==> inputs of try-quartz <==
==> flow/design.v (excerpt) <==
module pixel_generation(
    input clk,                               
    input reset,                             
    input video_on,                          
    input [9:0] x, y,    
    input KEY_UP, KEY_DOWN, KEY_LEFT, KEY_RIGHT,
    output reg [11:0] rgb                    
    );
export LEC_CHECK = 0
export CAP_MARGIN = 20
export CORE_MARGIN = 2
export CORE_UTILIZATION = 66
export MAX_ROUTING_LAYER = met4
export SETUP_SLACK_MARGIN = 1.65
export SLEW_MARGIN = 20
create_clock -name core_clock -period 5.66 [get_ports {clk}]
run.sh (not shown) runs the stock make flow with config.mk's settings and CLKGATE_MAP_FILE=.
==> try-pepper: changes against try-quartz <==
--- a/flow/config.mk
+++ b/flow/config.mk
@@ -7,7 +7,10 @@
 export LEC_CHECK = 0
 export CAP_MARGIN = 20
-export CORE_MARGIN = 2
-export CORE_UTILIZATION = 66
+export CORE_MARGIN = 7
+export CORE_UTILIZATION = 63
+export CTS_CLUSTER_DIAMETER = 247
 export MAX_ROUTING_LAYER = met4
-export SETUP_SLACK_MARGIN = 1.65
+export MIN_ROUTING_LAYER = met1
+export SETUP_SLACK_MARGIN = 1.52
 export SLEW_MARGIN = 20
+export TNS_END_PERCENT = 70
==> flow/constraint.sdc (replaced) <==
create_clock -name core_clock -period 6.62 [get_ports {clk}]
set_input_delay 1.3240 -clock core_clock [delete_from_list [all_inputs] [get_ports {clk}]]
set_output_delay 1.3240 -clock core_clock [all_outputs]
set_load 0.01 [all_outputs]
==> try-cedar: changes against try-quartz <==
--- a/flow/config.mk
+++ b/flow/config.mk
@@ -8,6 +8,4 @@
 export CAP_MARGIN = 20
 export CORE_MARGIN = 2
-export CORE_UTILIZATION = 66
-export MAX_ROUTING_LAYER = met4
-export SETUP_SLACK_MARGIN = 1.65
+export CORE_UTILIZATION = 40
 export SLEW_MARGIN = 20
==> flow/constraint.sdc (replaced) <==
create_clock -name core_clock -period 8.71 [get_ports {clk}]
set_input_delay 1.7420 -clock core_clock [delete_from_list [all_inputs] [get_ports {clk}]]
set_output_delay 1.7420 -clock core_clock [all_outputs]
set_load 0.01 [all_outputs]
==> flow_summary.ini <==
; yosys + openroad results
[floorplanning]
die_x_um = 137

[clock_network]
cts_resized = 298

[run_status]
stop_stage = global routing (5_1_grt)
error_message = [ERROR GRT-0232] Routing congestion too high. Check the congestion heatmap in the GUI.
status = aborted with a tool error

[place]
pre_cts_slack_ns = -0.315

[grt]
met3_usage = 0.626
That was try-quartz.
==> flow_summary.ini <==
; generated from flow reports
[run_status]
status = timing/DRC/antenna clean

[finish]
logic_gates = 1531

[place]
pre_cts_slack_ns = 0.966

[grt]
met3_usage = 0.0927
grt_antenna_before_repair = 0
grt.met2_usage = 0.518

[clock_network]
cts_resized = 0

[setup_path]
crit_path_end_kind = output port

[floorplanning]
die_x_um = 175
That was try-cedar.
==> flow_summary.ini <==
; generated from flow reports
[place]
pre_cts_slack_ns = 0.204

[final_timing]
setup_viol = 0

[clock_network]
cts_resized = 232

[detailed_routing]
wirelength_um = 53200

[floorplanning]
die_x_um = 150

[grt]
met3_usage = 0.187

[run_status]
status = timing/DRC/antenna clean
That was try-pepper.

========
==> inputs of job 3255 <==
Starting RTL as in the previous note.
Settings: LEC_CHECK=0, CAP_MARGIN=20, CORE_MARGIN=2, CORE_UTILIZATION=72, CTS_CLUSTER_SIZE=21, PLACE_DENSITY_LB_ADDON=0.0, SLEW_MARGIN=20, TNS_END_PERCENT=5; clock period 4.89 ns.
==> job 3003: changes against job 3255 <==
Settings changed: CORE_UTILIZATION 72 to 70, CTS_CLUSTER_SIZE 21 to unset, MAX_ROUTING_LAYER set to met4, PLACE_DENSITY_LB_ADDON 0.0 to 0.08, SETUP_SLACK_MARGIN set to 2.74, TNS_END_PERCENT 5 to unset.
==> flow/constraint.sdc (replaced) <==
create_clock -name core_clock -period 9.58 [get_ports {clk}]
set_input_delay 1.9160 -clock core_clock [delete_from_list [all_inputs] [get_ports {clk}]]
set_output_delay 1.9160 -clock core_clock [all_outputs]
set_load 0.01 [all_outputs]
==> job 6548: changes against job 3255 <==
Settings changed: CORE_UTILIZATION 72 to 57, CTS_CLUSTER_SIZE 21 to unset, PLACE_DENSITY_LB_ADDON 0.0 to unset, TNS_END_PERCENT 5 to unset.
==> flow/constraint.sdc (replaced) <==
create_clock -name core_clock -period 8.35 [get_ports {clk}]
set_input_delay 1.6700 -clock core_clock [delete_from_list [all_inputs] [get_ports {clk}]]
set_output_delay 1.6700 -clock core_clock [all_outputs]
set_load 0.01 [all_outputs]
==> impl_metrics.toml <==
# implementation run metrics
[outcome]
lastStage = "global routing (5_1_grt)"
status = "stopped before the end"
error_message = "[ERROR GRT-0116] Global routing finished with congestion. Check the congestion regions in the DRC Viewer."

[clocking]
post_cts_resized = 191

[grt]
met1_usage_pct = 80.2

[floorplanning]
core_sq_mm = 0.0159
The numbers above come from job 3255.

==> impl_metrics.toml <==
# generated from flow reports
[outcome]
status = "complete, no violations"

[grt]
antenna_found_initial = 2
met1_usage_pct = 69.9

[final_layout]
clkbuf_count = 5
ff_latch_area_sq_um = 867

[clocking]
post_cts_resized = 166

[floorplanning]
core_sq_mm = 0.0164

[flow_run]
maxCapViolations = 0
The numbers above come from job 3003.

==> impl_metrics.toml <==
# generated from flow reports
[outcome]
status = "complete, no violations"

[route]
drc_errors = 0

[hold_path]
hold_path_class = "flip-flop to flip-flop"

[clocking]
post_cts_resized = 0

[grt]
met1_usage_pct = 64.0

[floorplanning]
core_sq_mm = 0.0202
The numbers above come from job 6548.


========
==> build 53: inputs <==
pixel_generation again, from the RTL that the note above started with.
==> flow/design.v (excerpt) <==
module pixel_generation(
    input clk,                               
    input reset,                             
    input video_on,                          
    input [9:0] x, y,    
    input KEY_UP, KEY_DOWN, KEY_LEFT, KEY_RIGHT,
    output reg [11:0] rgb                    
    );
Settings: LEC_CHECK=0, ABC_AREA=1, CAP_MARGIN=20, CELL_PAD_IN_SITES_GLOBAL_PLACEMENT=2, CORE_ASPECT_RATIO=1.93, CORE_MARGIN=7, CORE_UTILIZATION=43, CTS_CLUSTER_DIAMETER=247, CTS_CLUSTER_SIZE=100, MAX_ROUTING_LAYER=met4, MIN_ROUTING_LAYER=met1, PLACE_DENSITY_LB_ADDON=0.08, SETUP_SLACK_MARGIN=1.15, SLEW_MARGIN=20, TNS_END_PERCENT=5; clock period 6.62 ns.
==> build 32: changes against build 53 <==
==> flow/config.mk (replaced) <==
export PLATFORM = sky130hd
export DESIGN_NAME = pixel_generation
export DESIGN_NICKNAME = pixel_generation
export VERILOG_FILES = /design/flow/design.v
export SDC_FILE = /design/flow/constraint.sdc
export NUM_CORES = 4
export LEC_CHECK = 0
export ABC_AREA = 1
export CAP_MARGIN = 0
export CELL_PAD_IN_SITES_GLOBAL_PLACEMENT = 1
export CORE_ASPECT_RATIO = 0.52
export CORE_MARGIN = 5
export CORE_UTILIZATION = 20
export CTS_CLUSTER_DIAMETER = 269
export GPL_TIMING_DRIVEN = 0
export HOLD_SLACK_MARGIN = 0.18
export MAX_ROUTING_LAYER = met4
export MIN_ROUTING_LAYER = met2
export SETUP_SLACK_MARGIN = 1.91
export SLEW_MARGIN = 20
export TNS_END_PERCENT = 100
==> trial 91: changes against build 53 <==
==> flow/config.mk (replaced) <==
export PLATFORM = sky130hd
export DESIGN_NAME = pixel_generation
export DESIGN_NICKNAME = pixel_generation
export VERILOG_FILES = /design/flow/design.v
export SDC_FILE = /design/flow/constraint.sdc
export NUM_CORES = 4
export LEC_CHECK = 0
export CAP_MARGIN = 20
export CORE_MARGIN = 2
export CORE_UTILIZATION = 67
export CTS_CLUSTER_DIAMETER = 247
export CTS_CLUSTER_SIZE = 86
export MAX_ROUTING_LAYER = met4
export MIN_ROUTING_LAYER = met1
export SETUP_SLACK_MARGIN = -0.04
export SLEW_MARGIN = 20
export TNS_END_PERCENT = 70
==> flow/constraint.sdc (replaced) <==
create_clock -name core_clock -period 4.84 [get_ports {clk}]
set_input_delay 0.9680 -clock core_clock [delete_from_list [all_inputs] [get_ports {clk}]]
set_output_delay 0.9680 -clock core_clock [all_outputs]
set_load 0.01 [all_outputs]
==> qor summary <==
item                                                             build 32                    trial 91                          build 53
Result of the run                               aborted with a tool error  complete, but fails checks          timing/DRC/antenna clean
Last stage reached                                                5_1_grt                           -                                 -
Layout check failures                                                   -                setup timing                                 -
Xor/xnor share                                                     0.919%                       3.22%                            0.919%
WL final                                                                -                    55000 um                          65800 um
CP max FO                                                               -                          11                                 5
Final-report setup violation count                                      -                          16                                 0
Gate Count Post-Synth                                                2286                        1779                              2286
FP Rows                                                                63                          48                                82
Multi-input combinational gate total                                    -                        1531                              1905
Post-synth top area share                                           24.7%                       6.05%                             24.7%
Fin crit share                                                          -                        104%                             83.2%
Cell at the slowest stage of the critical path                          -    sky130_fd_sc_hd__o41ai_2  sky130_fd_sc_hd__clkdlybuf4s50_1
Clock skew                                                              -                   0.0118 ns                        0.00915 ns

========
==> run A <==
Starting RTL as in the previous note.
==> flow/config.mk <==
export PLATFORM = sky130hd
export DESIGN_NAME = pixel_generation
export DESIGN_NICKNAME = pixel_generation
export VERILOG_FILES = /design/flow/design.v
export SDC_FILE = /design/flow/constraint.sdc
export NUM_CORES = 4
export LEC_CHECK = 0
export CAP_MARGIN = 15
export CELL_PAD_IN_SITES_GLOBAL_PLACEMENT = 1
export CORE_ASPECT_RATIO = 0.91
export CORE_MARGIN = 2
export CORE_UTILIZATION = 40
export CTS_CLUSTER_DIAMETER = 270
export CTS_CLUSTER_SIZE = 44
export HOLD_SLACK_MARGIN = -0.01
export PLACE_DENSITY_LB_ADDON = 0.13
export SETUP_SLACK_MARGIN = -0.73
export SLEW_MARGIN = 20
export TNS_END_PERCENT = 55
==> flow/constraint.sdc <==
create_clock -name core_clock -period 9.57 [get_ports {clk}]
set_input_delay 1.9140 -clock core_clock [delete_from_list [all_inputs] [get_ports {clk}]]
set_output_delay 1.9140 -clock core_clock [all_outputs]
set_load 0.01 [all_outputs]
==> inputs of run P, as changes to run A <==
CAP_MARGIN = 20   (was 15)
CELL_PAD_IN_SITES_GLOBAL_PLACEMENT = default   (was 1)
CORE_ASPECT_RATIO = default   (was 0.91)
CORE_UTILIZATION = 68   (was 40)
CTS_CLUSTER_DIAMETER = default   (was 270)
CTS_CLUSTER_SIZE = 21   (was 44)
HOLD_SLACK_MARGIN = default   (was -0.01)
PLACE_DENSITY_LB_ADDON = default   (was 0.13)
SETUP_SLACK_MARGIN = default   (was -0.73)
TNS_END_PERCENT = default   (was 55)
==> flow/constraint.sdc (replaced) <==
create_clock -name core_clock -period 4.89 [get_ports {clk}]
set_input_delay 0.9780 -clock core_clock [delete_from_list [all_inputs] [get_ports {clk}]]
set_output_delay 0.9780 -clock core_clock [all_outputs]
set_load 0.01 [all_outputs]
==> results <==
Synthesized area is the same in run A and run P. Synthesized cell count is the same in run P and run A. Between run P and run A, the lower critical path depth is in run A (gap 2). Count of clock-buffer cells in the layout: run P is higher than run A (3). In run A the register-to-register slack is better than in run P, by 3.5 ns. Run A produced a clean layout. Run P completed and failed the layout checks on negative setup slack. Against run P, the final cell count of run A is lower by 5.4%.
